Setup of the reference run:
// desiredDrive_reg
module desiredDrive_reg(
    input clk, rst_n,
    input [11:0] avg_torque,
    input [4:0] cadence,
    input not_pedaling,
    input [12:0] incline,
    input [2:0] scale,
    output logic [11:0] target_curr
);
logic [11:0] avg_torque_r;
logic [4:0] cadence_r;
logic not_pedaling_r;
logic [12:0] incline_r;
logic [2:0] scale_r;
logic [11:0] target_curr_nxt;
always_ff @(posedge clk, negedge rst_n) begin
    if (!rst_n) begin
        avg_torque_r <= 12'h000;
        cadence_r <= 5'h00;
        not_pedaling_r <= 1'b0;
        incline_r <= 13'h0000;
        scale_r <= 3'h0;
    end
    else begin
        avg_torque_r <= avg_torque;
        cadence_r <= cadence;
        not_pedaling_r <= not_pedaling;
        incline_r <= incline;
        scale_r <= scale;
    end
end
desiredDrive iDD(.avg_torque(avg_torque_r), .cadence(cadence_r), .not_pedaling(not_pedaling_r),
                 .incline(incline_r), .scale(scale_r), .target_curr(target_curr_nxt));
always_ff @(posedge clk, negedge rst_n) begin
    if (!rst_n)
        target_curr <= 12'h000;
    else
        target_curr <= target_curr_nxt;
end
endmodule
clock: 11.6 ns
lec_check: 0
abc_area: 0
cap_margin: 40
core_margin: 2
core_utilization: 72
cts_cluster_size: 86
gpl_routability_driven: 1
gpl_timing_driven: 1
max_routing_layer: met4
place_density: 0.38
slew_margin: 35
tns_end_percent: 90
run.sh (not shown) runs the stock make flow with config.mk's settings and CLKGATE_MAP_FILE=.
The reference run has completed all stages; timing, DRC and antenna checks passed.
What the trial run does differently from the reference run at the input level:
# the reference run
export LEC_CHECK = 0
export ABC_AREA = 0
export CAP_MARGIN = 40
export CORE_MARGIN = 2
export CORE_UTILIZATION = 72
export CTS_CLUSTER_SIZE = 86
export GPL_ROUTABILITY_DRIVEN = 1
export GPL_TIMING_DRIVEN = 1
export MAX_ROUTING_LAYER = met4
export PLACE_DENSITY = 0.38
export SLEW_MARGIN = 35
export TNS_END_PERCENT = 90
create_clock -name core_clock -period 11.6 [get_ports {clk}]
# the trial run
export LEC_CHECK = 0
export ABC_AREA = 0
export CAP_MARGIN = 40
export CORE_MARGIN = 2
export CORE_UTILIZATION = 72
export CTS_CLUSTER_DIAMETER = 224
export CTS_CLUSTER_SIZE = 64
export GPL_ROUTABILITY_DRIVEN = 1
export GPL_TIMING_DRIVEN = 1
export MAX_ROUTING_LAYER = met4
export PLACE_DENSITY = 0.35
export SLEW_MARGIN = 35
export TNS_END_PERCENT = 90
create_clock -name core_clock -period 11.3 [get_ports {clk}]
Findings:
The reference run: done, clean on timing, DRC and antenna. The trial run ran in full, but the layout does not pass; the checks complain about negative setup slack. Against the reference run, the trial run reports a maximum frequency that is lower. Diff the reference run -> the trial run: routed wire length now sits higher; aggregate negative setup slack -9100 ps.

========
## build 36
desiredDrive_reg again, from the RTL that the note above started with.
// desiredDrive_reg
module desiredDrive_reg(
    input clk, rst_n,
    input [11:0] avg_torque,
    input [4:0] cadence,
    input not_pedaling,
    input [12:0] incline,
    input [2:0] scale,
    output logic [11:0] target_curr
);
make LEC_CHECK=0 CAP_MARGIN=40 CORE_MARGIN=2 CORE_UTILIZATION=72 PLACE_DENSITY=0.38 SLEW_MARGIN=20 finish   # period 11.2 ns
Although it ran to completion, build 36 produced a layout that fails the final checks because of negative setup slack.
Modified inputs, build 95 compared to build 36
- swapping 40 for 20 in CAP_MARGIN
- swapping 72 for 63 in CORE_UTILIZATION
- clearing PLACE_DENSITY, which used to be 0.38
- swapping 11.2 for 10.7 in the clock period (ns, I/O delays scaled along)
Results
The flow for build 95 finished, though final verification flagged negative setup slack.
Re async set-or-reset flop fraction in the synthesized netlist: no difference whatsoever between build 36 and build 95.
Global-route wire length before repair (build 95 vs. build 36) decreases by more than 10%
On build 95: non-clock buffer count is 33 higher than what build 36 gave.
[inputs] build 9 vs build 95
- SETUP_SLACK_MARGIN now 0.52, previously not set
- CORE_UTILIZATION now 72, was 63
- ABC_AREA now 1, previously not set
- the clock period (ns, I/O delays scaled along) now 5.99, was 10.7
[summary]
Of build 95 and build 9, only build 9 never reached the final stage.
Build 9 did not finish; the tool stopped in 4_1_cts with error DPL-0038.
For the number of nets at floorplan, build 9 came in 190 higher than build 95 did.
When build 9 is set beside build 95, its horizontal die dimension turns out to be 5.7% smaller.
Xor-xnor portion of the synthesized cell area in build 9 vs build 95: down 0.98 points
Diff build 95 -> build 9: final weighted congestion of routability-driven global placement went up 7.1%; starting density of the core went up 9.5 points; post-synth area from yosys stat went up about 1.2%.
Post-synthesis instance area: build 95 and build 9 compared, lower one is build 95
Cell count after synthesis was higher in the run labelled build 9.
| die size | higher: build 95 |
Inputs modified between build 9 and build 55:
- removing ABC_AREA (formerly 1)
- removing SETUP_SLACK_MARGIN (formerly 0.52)
- changing CORE_UTILIZATION from 72 to 65
- changing the clock period (ns, I/O delays scaled along) from 5.99 to 16.3
==> results <==
In summary, build 55 completed successfully, with a layout that passed the timing, DRC and antenna checks.
Build 55 against build 9: die footprint increased about 9%; cell area reported after detailed placement decreased about 20%; area of the synthesized netlist per yosys stat decreased 1.2%; count of unique library cells instantiated by Yosys increased about 55%.
Mean area per synthesized cell, build 55 vs build 9: up by more than 10%
Build 55 — standard cell core area 9.5% higher, build 9 as reference
What build 78 does differently from build 55 at the input level:
- SETUP_SLACK_MARGIN newly set to -0.58
- ABC_AREA newly set to 1
- CORE_UTILIZATION changed from 65 to 72
- the clock period (ns, I/O delays scaled along) changed from 16.3 to 5.99
--- outcome ---
The final reports for build 78 and build 55 show area fraction in xor and xnor cells lower in the former.
Of build 55 and build 78, just one finished clean: build 55.
For build 78, the flow was terminated by a tool error in 4_1_cts and produced no final design.
Compared with build 55, build 78 shows a higher share of synthesized cell area in and, or, nand and nor gates.
[diff] post-synth design cell area, build 78 relative to build 55: regression
The post-synthesis adder-cell area fraction in build 78 was lower than what build 55 gave.
The lower y dimension of the die of build 55 and build 78 is in build 78.
Compared build 78 vs build 55, and summed standard-cell area reported by yosys is up in build 78.
On count of buffers inserted at the top-level ports, build 55 and build 78 are neck and neck.
Build 55 -> build 78: yosys cell count increased by more than 10%
Looking at number of nets produced by synthesis, build 78 sits above build 55.

========
== job 2249 ==
desiredDrive_reg again, from the RTL that the note above started with.
export LEC_CHECK = 0
export ABC_AREA = 1
export CAP_MARGIN = 20
export CORE_MARGIN = 2
export CORE_UTILIZATION = 66
export SLEW_MARGIN = 20
create_clock -name core_clock -period 6.43 [get_ports {clk}]
Run status, job 2249: aborted in global routing, error GRT-0232
The following lists how job 395 was set up differently from job 2249:
- setting SETUP_SLACK_MARGIN to 2.4 for the first time
- setting TNS_END_PERCENT to 10 for the first time
- changing CORE_UTILIZATION from 66 to 63
- changing the clock period (ns, I/O delays scaled along) from 6.43 to 10.7
Notes after the runs:
Final checks on job 395, whose flow otherwise completed, came back failing, citing negative setup slack.
Count of standard-cell rows: job 395 > job 2249
Job 2249 → job 395: core area +4.7%; synthesized cell count did not really move; compound-gate portion of the synthesized area flat.
Relative to job 2249, the die area of job 395 is higher by 4.6%.
Comparing job 395 and job 2249, the lower count of instances resized after the clock tree is built was measured on job 395.
Chip width was lower in the run labelled job 2249.
In job 395 relative to job 2249, placed instance area had gone down by a little under 10%.
Modified inputs, job 4428 compared to job 395
- setting HOLD_SLACK_MARGIN to 0.19 for the first time
- removing SETUP_SLACK_MARGIN (formerly 2.4)
- changing CORE_UTILIZATION from 63 to 40
- removing ABC_AREA (formerly 1)
- changing the clock period (ns, I/O delays scaled along) from 10.7 to 13.0
### Flow results
Compare job 395 and job 4428 | final core area utilization lower: job 4428
Delta (job 4428 minus job 395): post-route fraction of the period consumed by the critical path went down.
Where first-pass GRT wire length is concerned, job 395 is outperformed by job 4428.
Job 395 → job 4428: maximum frequency decreased by 7.3 MHz relative to the old numbers; post-route minimum period rose by 0.98 ns; buffer count excluding the clock tree in the final layout fell 160; total area of multi-input combinational cells down about 6.5%; wire length fell 20%.
Job 4428 ended with every stage complete and zero timing, DRC or antenna violations.
In job 4428 relative to job 395, tapcell count had gone up by more than half.
--- input diff job 4428..job 6747 ---
- swapping 20 for 40 in SLEW_MARGIN
- swapping 2 for 10 in CORE_MARGIN
- clearing HOLD_SLACK_MARGIN, which used to be 0.19
- clearing TNS_END_PERCENT, which used to be 10
- putting MAX_ROUTING_LAYER at met5 where nothing was set
- putting CORE_ASPECT_RATIO at 1.75 where nothing was set
## What came out
- Job 6747 completed end to end with timing, DRC and antenna clean.
- Going from job 4428 to job 6747, per-cell via count in the routed design grew slightly.
- Number of cells on the critical path (job 6747 vs. job 4428) decreases by more than 10%
- Taking job 6747 over job 4428, the detailed-routed wire length on met2 ratio works out to 1.2.
- A standard cell with the maximum stage delay on the critical path of sky130_fd_sc_hd__fa_1 is what job 6747 shows, while sky130_fd_sc_hd__a21oi_1 belongs to job 4428.
- Compared with job 4428, job 6747 shows reg-to-reg setup timing slack lower by 0.18 ns.
diff inputs: job 6747 => job 2680
- an added PLACE_DENSITY of 0.4
- an added HOLD_SLACK_MARGIN of 0.19
- a change of SLEW_MARGIN from 40 to 35
- a change of CORE_MARGIN from 10 to 2
- a change of CAP_MARGIN from 20 to 10
- an added CTS_CLUSTER_DIAMETER of 31
- an added TNS_END_PERCENT of 100
- a deleted CORE_ASPECT_RATIO that had been 1.75
- an added ABC_AREA of 1
- a deleted MAX_ROUTING_LAYER that had been met5
Cmp job 6747 and job 2680 / worst hold slack / lower: job 2680. Lower total of fill cells in the finished design was reported by job 6747, not job 2680. Required arrival time at the worst endpoint in job 2680 is 0.02 ns above job 6747. Floorplan core area, job 2680 vs job 6747: up slightly. Row count in job 2680 vs job 6747: down about 24%.
